## wip/xenon
// ahb_to_apb_bridge
module ahb_to_apb_bridge
#(
        parameter AHB_AW = 32,
        parameter APB_AW = 32,
        parameter AHB_DW = 32,
        parameter APB_DW = 8,
        parameter FIFO_SIZE = 8
)
(
        HCLK,        
        HRESETn,     
        HADDR,       
        HSIZE,       
        HWDATA,      
        HWRITE,      
        HRDATA,      
        HREADY,      
        HRESP,       
        HSELAPB,     
        PADDR,       
        PSEL,        
        PENABLE,     
        PWRITE,      
        PWDATA,      
        PRDATA,      
        PREADY,      
        PSLVERR      
);
localparam RATIO = AHB_DW / APB_DW;
input                   HCLK;
input                   HRESETn;
input [(AHB_AW-1):0]    HADDR;
input [2:0]             HSIZE;
input [(AHB_DW-1):0]    HWDATA;
input                   HWRITE;
input                   HSELAPB;
output [(AHB_DW-1):0]   HRDATA;
output                  HREADY;
output                  HRESP;
input [(APB_DW-1):0]    PRDATA;
input                   PREADY;
input                   PSLVERR;
output [(APB_AW-1):0]   PADDR;
output                  PSEL;
output                  PENABLE;
output                  PWRITE;
output [(APB_DW-1):0]   PWDATA;
wire                    w_hwrite_ahb_to_apb;
wire [AHB_DW - 1 : 0]   w_hrdata_apb_to_ahb;
wire [AHB_AW - 1 : 0]   w_haddr;
wire [2:0]              w_hsize;
wire                    w_hready;
wire                    w_fifo_empty;
wire                    w_fifo_full;
wire [AHB_DW - 1 : 0]   w_hrdata_hrdata_r_to_ahb;
wire                    w_hresp_apb_to_ahb;
wire                    w_read_transfer_ahb_to_internal_logic;
wire                    w_write_transfer_ahb_to_fifo;
wire [AHB_AW - 1 : 0]   w_haddr_fifo_to_internal_logic;
  ...
export LEC_CHECK = 0
export ABC_AREA = 1
export CAP_MARGIN = 20
export CELL_PAD_IN_SITES_GLOBAL_PLACEMENT = 2
export CORE_ASPECT_RATIO = 1.44
export CORE_MARGIN = 9
export CORE_UTILIZATION = 49
export CTS_CLUSTER_DIAMETER = 42
export CTS_CLUSTER_SIZE = 29
export MAX_ROUTING_LAYER = met4
export PLACE_DENSITY_LB_ADDON = 0.26
export SLEW_MARGIN = 20
create_clock -name core_clock -period 6.94 [get_ports {HCLK}]
run.sh (not shown) runs the stock make flow with config.mk's settings and CLKGATE_MAP_FILE=.
### wip/xenon -> wip/ember
- CORE_MARGIN: 9 -> 3
- CORE_UTILIZATION: 49 -> 66
- CELL_PAD_IN_SITES_GLOBAL_PLACEMENT: 2 -> 0
- the clock period (ns, I/O delays scaled along): 6.94 -> 3.41
Notes after the runs:
Looking at total power of the final layout, wip/ember sits about 110% higher than wip/xenon does.
wip/ember finished end to end and its layout was clean on timing, DRC and antenna.
wip/xenon completed; timing, DRC and antenna clean
The wire length of wip/ember exceeds that of wip/xenon by 1.6%.
Number of multi-input logic gates: wip/xenon vs wip/ember identical
Against wip/xenon, core area in wip/ember fell by more than a quarter.
Going from wip/xenon to wip/ember, final instance area grew slightly.
--- input diff wip/ember..wip/yarrow ---
- CORE_ASPECT_RATIO changed from 1.44 to 0.87
- CORE_UTILIZATION changed from 66 to 72
- SETUP_SLACK_MARGIN newly set to 0.84
- PLACE_DENSITY newly set to 0.64
- CORE_MARGIN changed from 3 to 2
- CAP_MARGIN changed from 20 to 0
- PLACE_DENSITY_LB_ADDON removed (was 0.26)
- the clock period (ns, I/O delays scaled along) changed from 3.41 to 2.91
==> results <==
- wip/yarrow finished every stage; the final checks, however, were not passed, the failures being negative setup slack.
- Measured against wip/yarrow, the die extent in x of wip/ember comes out at 0.825 times the reference value.
- Against wip/ember as the reference, wip/yarrow delivers a higher depth of the worst register-to-register path.
- wip/yarrow vs wip/ember — count of plain and timing-repair buffers climbed by more than a quarter
- Of wip/yarrow and wip/ember, wip/ember shows the lower total vias in the final route, with wip/yarrow above it.
- Looking at clock tree buffer count of the final layout, wip/yarrow sits 27% above wip/ember.
- In wip/yarrow relative to wip/ember, length of routed met2 wiring had gone up by more than 10%.
#### Input delta (wip/garnet over wip/yarrow)
- a change of PLACE_DENSITY from 0.64 to 0.42
- a change of CTS_CLUSTER_DIAMETER from 42 to 355
- a change of CAP_MARGIN from 0 to 20
- a change of CORE_ASPECT_RATIO from 0.87 to 0.89
- a deleted SETUP_SLACK_MARGIN that had been 0.84
- a change of the clock period (ns, I/O delays scaled along) from 2.91 to 2.94
[summary]
wip/garnet and wip/yarrow: no clean run
In wip/garnet, the setup violation total in the final timing report came out 120 below the value in wip/yarrow.
Global placement routability congestion for wip/garnet: 4.4% up relative to wip/yarrow
Met3 track demand over resource, wip/garnet and wip/yarrow: smaller value in wip/garnet
### wip/garnet -> wip/fjord
- CORE_ASPECT_RATIO no longer set, was 0.89
- CTS_CLUSTER_SIZE no longer set, was 29
- MAX_ROUTING_LAYER no longer set, was met4
- CELL_PAD_IN_SITES_GLOBAL_PLACEMENT no longer set, was 0
- CTS_CLUSTER_DIAMETER no longer set, was 355
- the clock period (ns, I/O delays scaled along) now 2.77, was 2.94
### Flow results
From the logs: wip/fjord reached the end of the flow and failed the layout checks with negative setup slack. [flow] wip/garnet | stages: complete | final checks: fail | reason: negative setup slack. Utilization after layout sits higher in wip/fjord than in wip/garnet. From wip/garnet to wip/fjord, number of maximum-capacitance violations did not move at all. Register share of the cell area in wip/fjord is 4.6 points lower than in wip/garnet. Summary — total chip power, wip/fjord relative to wip/garnet: higher, by 29%. Compared with wip/garnet, wip/fjord shows setup slack lower by 0.57 ns. Worst hold slack delta (wip/fjord − wip/garnet): unfavourable. Detailed-routed wire length on met3 (lower): wip/garnet. Taking wip/garnet as the reference point, the global-route usage of wip/fjord rises by 5.1 points. Measured against each other, wip/fjord and wip/garnet differ in clock slew seen by the registers of the worst setup and hold paths, the lower figure coming from wip/fjord.
No activity file was given, so power comes from the tool's default toggle rates.
